## the reference run
Design convolver, start of the top module:
module convolver #(
parameter n = 9'h010,
parameter k = 9'h003,
parameter s = 1,
parameter N = 16
)(
input clk,
input ce,
input global_rst,
input [N-1:0] activation,
input [(k*k)*16-1:0] weight1,
output[N-1:0] conv_op,
output valid_conv,
output end_conv
);
reg [31:0] count,count2,count3,row_count;
reg en1,en2,en3;
wire [15:0] tmp [k*k+1:0];
wire [15:0] weight [0:k*k-1];
generate
	genvar l;
	for(l=0;l<k*k;l=l+1)
	begin
      assign weight [l][N-1:0] = weight1[N*l +: N];
	end
endgenerate
assign tmp[0] = 32'h0000000;
generate
genvar i;
  for(i = 0;i<k*k;i=i+1)
  begin: MAC
    if((i+1)%k ==0)
    begin
      if(i==k*k-1)
      begin
      mac #(.N(N)) mac(
        .clk(clk),
        .ce(ce),
        .rst(global_rst),
        .a(activation),
        .b(weight[i]),
        .c(tmp[i]),
        .p(conv_op)
        );
      end
      else
      begin
      wire [N-1:0] tmp2;
      mac #(.N(N)) mac(
        .clk(clk),
        .ce(ce),
        .rst(global_rst),
        .a(activation),
        .b(weight[i]),
        .c(tmp[i]),
        .p(tmp2)
        );
      variable_shift_reg #(.width(N),.size(n-k)) SR (
          .clk(clk),
          .ce(ce),
          .rst(global_rst),
          .data_in(tmp2),
          .data_out(tmp[i+1])
          );
      end
    end
    else
    begin
   mac #(.N(N)) mac2(
      .clk(clk),
      .ce(ce),
      .rst(global_rst),
      .a(activation),
      .b(weight[i]),
      .c(tmp[i]),
      .p(tmp[i+1])
      );
    end
  end
endgenerate
always@(posedge clk)
begin
  if(global_rst)
  begin
    count <=0;
    count2<=0;
    count3<=0;
    row_count <= 0;
    en1<=0;
    en2<=1;
    en3<=0;
  end
  else if(ce)
  begin
    if(count == (k-1)*n+k-1)
    begin
      en1 <= 1'b1;
      count <= count+1'b1;
    end
    else
    begin
      count<= count+1'b1;
    end
  if(en1 && en2)
  begin
    if(count2 == n-k)
    begin
      count2 <= 0;
      en2 <= 0 ;
      row_count <= row_count + 1'b1;
    end
    else
    begin
      count2 <= count2 + 1'b1;
    end
  end
  if(~en2)
  begin
  if(count3 == k-2)
  begin
    count3<=0;
    en2 <= 1'b1;
  end
  else
    count3 <= count3 + 1'b1;
  end
  if((((count2 + 1) % s == 0) && (row_count % s == 0))||(count3 == k-2)&&(row_count % s == 0)||(count == (k-1)*n+k-1))
  begin
    en3 <= 1;
  ...
clock: 5.71 ns
lec_check: 0
abc_area: 0
cap_margin: 20
cell_pad_in_sites_detail_placement: 2
cell_pad_in_sites_global_placement: 2
core_margin: 4
core_utilization: 18
cts_cluster_size: 90
setup_slack_margin: -0.41
slew_margin: 25
tns_end_percent: 35
run.sh (not shown) runs the stock make flow with config.mk's settings and CLKGATE_MAP_FILE=.
Layout checks on the reference run: not met. Flow itself completed; violations: setup timing.
[inputs] the trial run vs the reference run
- swapping 18 for 50 in CORE_UTILIZATION
- clearing CTS_CLUSTER_SIZE, which used to be 90
- swapping 25 for 20 in SLEW_MARGIN
- clearing ABC_AREA, which used to be 0
- clearing TNS_END_PERCENT, which used to be 35
- clearing SETUP_SLACK_MARGIN, which used to be -0.41
- swapping 4 for 2 in CORE_MARGIN
- clearing CELL_PAD_IN_SITES_GLOBAL_PLACEMENT, which used to be 2
- clearing CELL_PAD_IN_SITES_DETAIL_PLACEMENT, which used to be 2
- swapping 5.71 for 7.17 in the clock period (ns, I/O delays scaled along)
[summary]
The trial run finished end to end and its layout was clean on timing, DRC and antenna. The reference run → the trial run: iteration-0 DRC count of the detailed router moved up, final number of hold-violating endpoints level, final setup violation count moved down, routed wire length moved down. From the reference run to the trial run, instance count along the most critical hold path did not move at all. Critical path depth: higher on the reference run. The trial run ended up with MAC[5].genblk1.genblk1.mac.p[14]$_SDFFE_PP0P_ as its critical path endpoint; the reference run ended up with MAC[1].genblk1.mac2.p[14]$_SDFFE_PP0P_. Summary of the comparison: height of the die is lower in the trial run, relative to the reference run. The trial run vs the reference run — global-route wire length before repair dropped by more than a quarter. The lower combinational share of power of the reference run and the trial run is in the trial run. Sort the reference run and the trial run by final cell count desc -> top: the reference run.
Power is estimated from default activity; no workload was simulated.
